==> 01-04 <==
// median
module median
#(
    parameter MEM_DATA_WIDTH = 32,
    parameter LUT_ADDR_WIDTH = 10,  
    parameter MEM_ADDR_WIDTH = 10,  
    parameter PIXEL_DATA_WIDTH = 8,
    parameter IMG_WIDTH  = 320,
    parameter IMG_HEIGHT = 320
)(
    input clk,  
    input rst_n,  
    input [31:0] word0,
    input [31:0] word1,
    input [31:0] word2,
    output [PIXEL_DATA_WIDTH-1:0] pixel1,
    output [PIXEL_DATA_WIDTH-1:0] pixel2,
    output [PIXEL_DATA_WIDTH-1:0] pixel3,
    output [PIXEL_DATA_WIDTH-1:0] pixel4,
    output [LUT_ADDR_WIDTH-1:0] raddr_a,
    output [LUT_ADDR_WIDTH-1:0] raddr_b,
    output [LUT_ADDR_WIDTH-1:0] raddr_c,
    output [MEM_ADDR_WIDTH-1:0] waddr
);
export LEC_CHECK = 0
export CAP_MARGIN = 20
export CORE_ASPECT_RATIO = 1.76
export CORE_MARGIN = 6
export CORE_UTILIZATION = 23
export CTS_CLUSTER_DIAMETER = 89
export CTS_CLUSTER_SIZE = 10
export GPL_ROUTABILITY_DRIVEN = 1
export GPL_TIMING_DRIVEN = 0
export HOLD_SLACK_MARGIN = -0.02
export MIN_ROUTING_LAYER = met2
export PLACE_DENSITY = 0.81
export SLEW_MARGIN = 15
create_clock -name core_clock -period 46.9 [get_ports {clk}]
run.sh (not shown) runs the stock make flow with config.mk's settings and CLKGATE_MAP_FILE=.
==> 01-22: changes against 01-04 <==
Settings changed: ABC_AREA set to 1, CORE_ASPECT_RATIO 1.76 to unset, CORE_MARGIN 6 to 2, CORE_UTILIZATION 23 to 52, CTS_CLUSTER_DIAMETER 89 to unset, CTS_CLUSTER_SIZE 10 to 95, GPL_ROUTABILITY_DRIVEN 1 to unset, GPL_TIMING_DRIVEN 0 to unset, HOLD_SLACK_MARGIN -0.02 to unset, MIN_ROUTING_LAYER met2 to unset, PLACE_DENSITY 0.81 to unset, SLEW_MARGIN 15 to 20.
==> flow/constraint.sdc (replaced) <==
create_clock -name core_clock -period 27.1 [get_ports {clk}]
set_input_delay 5.4200 -clock core_clock [delete_from_list [all_inputs] [get_ports {clk}]]
set_output_delay 5.4200 -clock core_clock [all_outputs]
set_load 0.01 [all_outputs]
==> 12-19: changes against 01-04 <==
Settings changed: ABC_AREA set to 1, CORE_ASPECT_RATIO 1.76 to unset, CORE_MARGIN 6 to 2, CORE_UTILIZATION 23 to 71, CTS_CLUSTER_DIAMETER 89 to 30, CTS_CLUSTER_SIZE 10 to 71, GPL_ROUTABILITY_DRIVEN 1 to unset, GPL_TIMING_DRIVEN 0 to unset, HOLD_SLACK_MARGIN -0.02 to unset, MAX_ROUTING_LAYER set to met4, MIN_ROUTING_LAYER met2 to unset, PLACE_DENSITY 0.81 to unset, SLEW_MARGIN 15 to 20.
==> flow/constraint.sdc (replaced) <==
create_clock -name core_clock -period 17.6 [get_ports {clk}]
set_input_delay 3.5200 -clock core_clock [delete_from_list [all_inputs] [get_ports {clk}]]
set_output_delay 3.5200 -clock core_clock [all_outputs]
set_load 0.01 [all_outputs]
==> results.sh <==
# yosys + openroad results
export IMPL_hold_path_startpoint="window_contol.waddr[9]"
export IMPL_detailedPlace_worstSlack_ns=4.91
export IMPL_non_clock_buffer_area_share_pct=8.38
export IMPL_hold_viol=0
export IMPL_cp_depth=97
export IMPL_drc=0
export IMPL_tns_ns=0
export IMPL_result_of_the_run="finished clean"
export IMPL_ys_seq_share_pct=13.4
export IMPL_cts_tree="yes"
export IMPL_critical_path_max_fanout=10
Source of the figures above: 01-04

==> results.sh <==
# yosys + openroad results
export IMPL_cts_tree="yes"
export IMPL_drc=0
export IMPL_non_clock_buffer_area_share_pct=7.37
export IMPL_hold_viol=0
export IMPL_grt_use_met1_pct=42.1
export IMPL_critical_path_max_fanout=31
export IMPL_cp_depth=82
export IMPL_result_of_the_run="finished clean"
export IMPL_hold_path_startpoint="window_contol.waddr[9]"
export IMPL_timing_critical_path_mode_cell="sky130_fd_sc_hd__nand2_1"
export IMPL_tns_ns=0
export IMPL_detailedPlace_worstSlack_ns=1.68
Source of the figures above: 01-22

==> results.sh <==
# physical design summary
export IMPL_result_of_the_run="did not finish"
export IMPL_top_cells_by_area="sky130_fd_sc_hd__ha_1 24%, sky130_fd_sc_hd__nand2_1 17%, sky130_fd_sc_hd__dfrtp_1 14%"
export IMPL_firstError="[ERROR GRT-0116] Global routing finished with congestion. Check the congestion regions in the DRC Viewer."
export IMPL_clk_path_buf_depth=2
export IMPL_avgSynthCellArea_sq_um=6.27
export IMPL_core_area_sq_um=30700
export IMPL_groute_layer_met3_usage_pct=49.9
export IMPL_async_flop_share_pct=100
export IMPL_ys_seq_share_pct=14.0
export IMPL_cts_root_buf="sky130_fd_sc_hd__clkbuf_16"
export IMPL_flow_stopped_at="global routing"
export IMPL_ctsHoldBuffers=0
export IMPL_detailedPlace_worstSlack_ns=-2.00
export IMPL_die_y_um=181
export IMPL_synth_area_leader_cell="sky130_fd_sc_hd__ha_1"
export IMPL_ys_chip_area_sq_um=22300
export IMPL_chipArea_sq_um=32800
export IMPL_xor_area_share_pct=1.69
export IMPL_aoi_oai_family_share_of_the_synthesized_area_pct=19.5
export IMPL_synth_adder_area_share_pct=24.4
Source of the figures above: 12-19


---

==> inputs of 04-04 <==
median again, from the RTL that the note above started with.
clock: 30.0 ns
lec_check: 0
abc_area: 1
cap_margin: 15
cell_pad_in_sites_detail_placement: 0
cell_pad_in_sites_global_placement: 1
core_aspect_ratio: 0.58
core_margin: 2
core_utilization: 51
cts_cluster_diameter: 181
hold_slack_margin: 0.09
max_routing_layer: met4
min_routing_layer: met1
setup_slack_margin: 5.0
slew_margin: 20
==> inputs of 05-25, as changes to 04-04 <==
- CELL_PAD_IN_SITES_DETAIL_PLACEMENT: 0 -> not set
- CORE_ASPECT_RATIO: 0.58 -> not set
- CORE_UTILIZATION: 51 -> 40
- HOLD_SLACK_MARGIN: 0.09 -> not set
==> Slide: Implementation Results <==
Key Metrics from the Run

Detailed routing
  – Total Wirelength: 79,500 µm
  – Detailed-router iteration count before antenna repair: 5

Placement
  – Placed Area: 0.0248 mm²
  – Global placement routability congestion: 0.950

Floorplanning
  – Initial Util: 40.5%
  – Row count: around 86

Run status
  – Outcome: complete, no violations

Critical path
  – Endpoint of the most critical setup path: pixel4[4]
-- figures above: 05-25

==> Slide: Implementation Results <==
Key Metrics from the Run

Detailed routing
  – Total Wirelength: 80,100 µm
  – Detailed-router iteration count before antenna repair: 6

Placement
  – Number of I/O port buffers: 169
  – Placed Area: 0.0246 mm²

Floorplanning
  – Row count: 58
  – Initial Util: 51.5%

Run status
  – Outcome: complete, no violations

Synthesis
  – Ys flops: 125

Critical path
  – Endpoint of the most critical setup path: pixel4[5]
-- figures above: 04-04


---

==> inputs of wip/raven <==
Starting RTL as in the previous note.
Settings: LEC_CHECK=0, ABC_AREA=1, CAP_MARGIN=20, CORE_ASPECT_RATIO=1.76, CORE_MARGIN=2, CORE_UTILIZATION=22, CTS_CLUSTER_DIAMETER=184, CTS_CLUSTER_SIZE=100, PLACE_DENSITY=0.82, SLEW_MARGIN=0; clock period 30.0 ns.
==> wip/willow: changes against wip/raven <==
ABC_AREA = not set   (was 1)
CORE_ASPECT_RATIO = not set   (was 1.76)
CORE_UTILIZATION = 40   (was 22)
CTS_CLUSTER_DIAMETER = not set   (was 184)
CTS_CLUSTER_SIZE = not set   (was 100)
PLACE_DENSITY = not set   (was 0.82)
SLEW_MARGIN = 20   (was 0)
==> flow/constraint.sdc (replaced) <==
create_clock -name core_clock -period 29.3 [get_ports {clk}]
set_input_delay 5.8600 -clock core_clock [delete_from_list [all_inputs] [get_ports {clk}]]
set_output_delay 5.8600 -clock core_clock [all_outputs]
set_load 0.01 [all_outputs]
==> wip/sierra: changes against wip/raven <==
CORE_ASPECT_RATIO = 0.5   (was 1.76)
PLACE_DENSITY = not set   (was 0.82)
SETUP_SLACK_MARGIN = -0.85   (was not set)
SLEW_MARGIN = 20   (was 0)
==> wip/indigo: changes against wip/raven <==
CORE_ASPECT_RATIO = 0.71   (was 1.76)
PLACE_DENSITY = not set   (was 0.82)
SLEW_MARGIN = 20   (was 0)
==> tab_implementation.tex <==
% Auto-generated results table
\begin{tabular}{lr}
\hline
Metric & Value \\
\hline
\multicolumn{2}{l}{\textbf{Setup path}} \\
\quad Critical path's top delay family & AND-OR/OR-AND gates \\
\quad CP Data Required Time & 24.00 ns \\
\quad Critical path peak fanout & 31 \\
\quad Origin of the worst setup path & word0[29] \\
\multicolumn{2}{l}{\textbf{STA}} \\
\quad Worst hold slack after final layout & 0.471 ns \\
\multicolumn{2}{l}{\textbf{Die}} \\
\quad Tap cell count & 1350 \\
\multicolumn{2}{l}{\textbf{Synth}} \\
\quad Average footprint of a synthesized cell & 6.27 sq um \\
\quad Number of instances in the synthesized netlist & 3554 \\
\multicolumn{2}{l}{\textbf{Drt}} \\
\quad Highest routing layer actually used & met4 \\
\quad Wire length on met3 & 7770 um \\
\quad Post-detailed-route wirelength per cell & 15.8 um \\
\multicolumn{2}{l}{\textbf{Cells and area}} \\
\quad Final non-filler cell area & 0.0262 sq mm \\
\multicolumn{2}{l}{\textbf{Global route}} \\
\quad Routing layer with the top usage in global route & met1 \\
\quad Number of antenna violations at the first check in global routing & 0 \\
\quad Vias in the first global route & 21600 \\
\multicolumn{2}{l}{\textbf{Run status}} \\
\quad Run status & no timing/DRC/antenna violations \\
\hline
\end{tabular}
[end of results for wip/indigo]
==> tab_implementation.tex <==
% Auto-generated results table
\begin{tabular}{lr}
\hline
Metric & Value \\
\hline
\multicolumn{2}{l}{\textbf{Die}} \\
\quad Tap cell count & 765 \\
\multicolumn{2}{l}{\textbf{Run status}} \\
\quad Run status & no timing/DRC/antenna violations \\
\multicolumn{2}{l}{\textbf{Global route}} \\
\quad Routing layer with the top usage in global route & met2 \\
\quad Number of antenna violations at the first check in global routing & 0 \\
\quad Vias in the first global route & 23200 \\
\multicolumn{2}{l}{\textbf{Drt}} \\
\quad Post-detailed-route wirelength per cell & 21.0 um \\
\quad Wire length on met3 & 5230 um \\
\quad Highest routing layer actually used & met4 \\
\multicolumn{2}{l}{\textbf{STA}} \\
\quad Worst hold slack after final layout & 0.469 ns \\
\multicolumn{2}{l}{\textbf{Setup path}} \\
\quad Critical path's top delay family & AND-OR/OR-AND gates \\
\quad Critical path peak fanout & 22 \\
\quad CP Data Required Time & 23.44 ns \\
\multicolumn{2}{l}{\textbf{Cells and area}} \\
\quad Cell group occupying the most layout area & combinational gates \\
\hline
\end{tabular}
[end of results for wip/willow]
==> tab_implementation.tex <==
% Auto-generated results table
\begin{tabular}{lr}
\hline
Metric & Value \\
\hline
\multicolumn{2}{l}{\textbf{Cells and area}} \\
\quad Share of cell area taken by flip-flops and latches & 11.9\% \\
\multicolumn{2}{l}{\textbf{Place}} \\
\quad Count of port buffers added during placement & 169 \\
\multicolumn{2}{l}{\textbf{Run status}} \\
\quad Run status & no timing/DRC/antenna violations \\
\multicolumn{2}{l}{\textbf{Drt}} \\
\quad Via density & 4.66 \\
\quad Wire length on met3 & 4470 um \\
\quad Post-detailed-route wirelength per cell & 15.9 um \\
\multicolumn{2}{l}{\textbf{Setup path}} \\
\quad Critical path peak fanout & 31 \\
\quad Origin of the worst setup path & word0[31] \\
\quad Critical path's top delay family & AND-OR/OR-AND gates \\
\multicolumn{2}{l}{\textbf{Synth}} \\
\quad Number of instances in the synthesized netlist & 3554 \\
\multicolumn{2}{l}{\textbf{Global route}} \\
\quad Vias in the first global route & 22600 \\
\quad Routing layer with the top usage in global route & met2 \\
\hline
\end{tabular}
[end of results for wip/sierra]
==> tab_implementation.tex <==
% Auto-generated results table
\begin{tabular}{lr}
\hline
Metric & Value \\
\hline
\multicolumn{2}{l}{\textbf{Run status}} \\
\quad Run status & no timing/DRC/antenna violations \\
\multicolumn{2}{l}{\textbf{Setup path}} \\
\quad CP Data Required Time & 24.00 ns \\
\quad Critical path's top delay family & simple AND/OR/NAND/NOR gates \\
\multicolumn{2}{l}{\textbf{Cells and area}} \\
\quad Final non-filler cell area & 0.0261 sq mm \\
\multicolumn{2}{l}{\textbf{Die}} \\
\quad Tap cell count & 1326 \\
\multicolumn{2}{l}{\textbf{Drt}} \\
\quad Post-detailed-route wirelength per cell & 15.4 um \\
\multicolumn{2}{l}{\textbf{Global route}} \\
\quad Number of antenna violations at the first check in global routing & 4 \\
\multicolumn{2}{l}{\textbf{Synth}} \\
\quad Average footprint of a synthesized cell & 6.27 sq um \\
\hline
\end{tabular}
[end of results for wip/raven]

---

==> inputs of run a <==
median again, from the RTL that the note above started with.
make LEC_CHECK=0 ABC_AREA=1 CAP_MARGIN=40 CELL_PAD_IN_SITES_DETAIL_PLACEMENT=1 CELL_PAD_IN_SITES_GLOBAL_PLACEMENT=2 CORE_ASPECT_RATIO=1.07 CORE_MARGIN=2 CORE_UTILIZATION=40 CTS_CLUSTER_DIAMETER=176 CTS_CLUSTER_SIZE=48 GPL_ROUTABILITY_DRIVEN=1 GPL_TIMING_DRIVEN=0 HOLD_SLACK_MARGIN=0.23 SETUP_SLACK_MARGIN=5.0 SLEW_MARGIN=20 TNS_END_PERCENT=80 finish   # period 16.8 ns
==> run b: changes against run a <==
CAP_MARGIN = 15   (was 40)
CELL_PAD_IN_SITES_GLOBAL_PLACEMENT = 1   (was 2)
CORE_ASPECT_RATIO = 0.58   (was 1.07)
CTS_CLUSTER_DIAMETER = 181   (was 176)
CTS_CLUSTER_SIZE = unset   (was 48)
GPL_ROUTABILITY_DRIVEN = unset   (was 1)
GPL_TIMING_DRIVEN = unset   (was 0)
HOLD_SLACK_MARGIN = 0.09   (was 0.23)
MAX_ROUTING_LAYER = met4   (was unset)
MIN_ROUTING_LAYER = met1   (was unset)
TNS_END_PERCENT = unset   (was 80)
==> flow/constraint.sdc (replaced) <==
create_clock -name core_clock -period 30.0 [get_ports {clk}]
set_input_delay 6.0000 -clock core_clock [delete_from_list [all_inputs] [get_ports {clk}]]
set_output_delay 6.0000 -clock core_clock [all_outputs]
set_load 0.01 [all_outputs]
==> summary of the runs <==
- In sequential cell count, run a and run b do not differ.
- Between run b and run a, the lower setup slack is in run a (gap 9400 ps).
- In run b the sequential share of layout area is higher than in run a, by 2.7 points.
- In run b the first-iteration DRC count is lower than in run a, by about 21%.
- Critical path depth: run a is higher than run b (11).
- In run a the design area is higher than in run b, by 30%.
- In die size, run a and run b hardly differ.
- Synthesized area is the same in run b and run a.
- Run b passed the timing, DRC and antenna checks. Run a finished with max-capacitance violations, max-slew violations, negative setup slack left.
- In run b the register-to-register slack is better than in run a, by 14000 ps.
==> figures <==
quantity                                                                                                                         run a                               run b
Outcome                                                                                                       finished with violations                      finished clean
Layout check failures                                            max-capacitance violations, max-slew violations, negative setup slack                                   -
DRT iter0 DRCs                                                                                                                   2,215                               1,743
HP Start                                                                              window_contol.window_column_counter[5]$_DFF_PN0_  window_contol.waddr[9]$_DFFE_PN0P_
Area Growth Syn to Fin                                                                                                           55.0%                               19.6%
Wire length after detailed routing                                                                                              127 mm                             93.8 mm
Minimum setup slack after placement                                                                                           -3550 ps                             3210 ps
Post-detail-place hpwl                                                                                                         76.2 mm                             78.6 mm
Number of logic stages on the critical path including buffering                                                                    100                                  89
Worst setup margin                                                                                                            -4030 ps                             5360 ps
Met2 track demand over resource in global routing                                                                                60.9%                               47.9%
Clock network share of area                                                                                                      1.72%                               2.31%
Worst setup startpoint                                                                                                       word0[27]                           word0[29]
Destination of the worst register-to-register timing path                                                 dff_out_pipe.q0[3]$_DFF_PN0_        dff_out_pipe.q0[1]$_DFF_PN0_
Cell area after placement                                                                                                  27,100 um^2                         24,800 um^2
Top Layer Used                                                                                                                    met5                                met4
RSZ-0062 raised after global routing                                                                                              true                               false
Core Util, Final                                                                                                                 62.7%                               48.7%
Inverters                                                                                                                          536                                 539
Signal buf overhead                                                                                                              16.9%                               9.20%
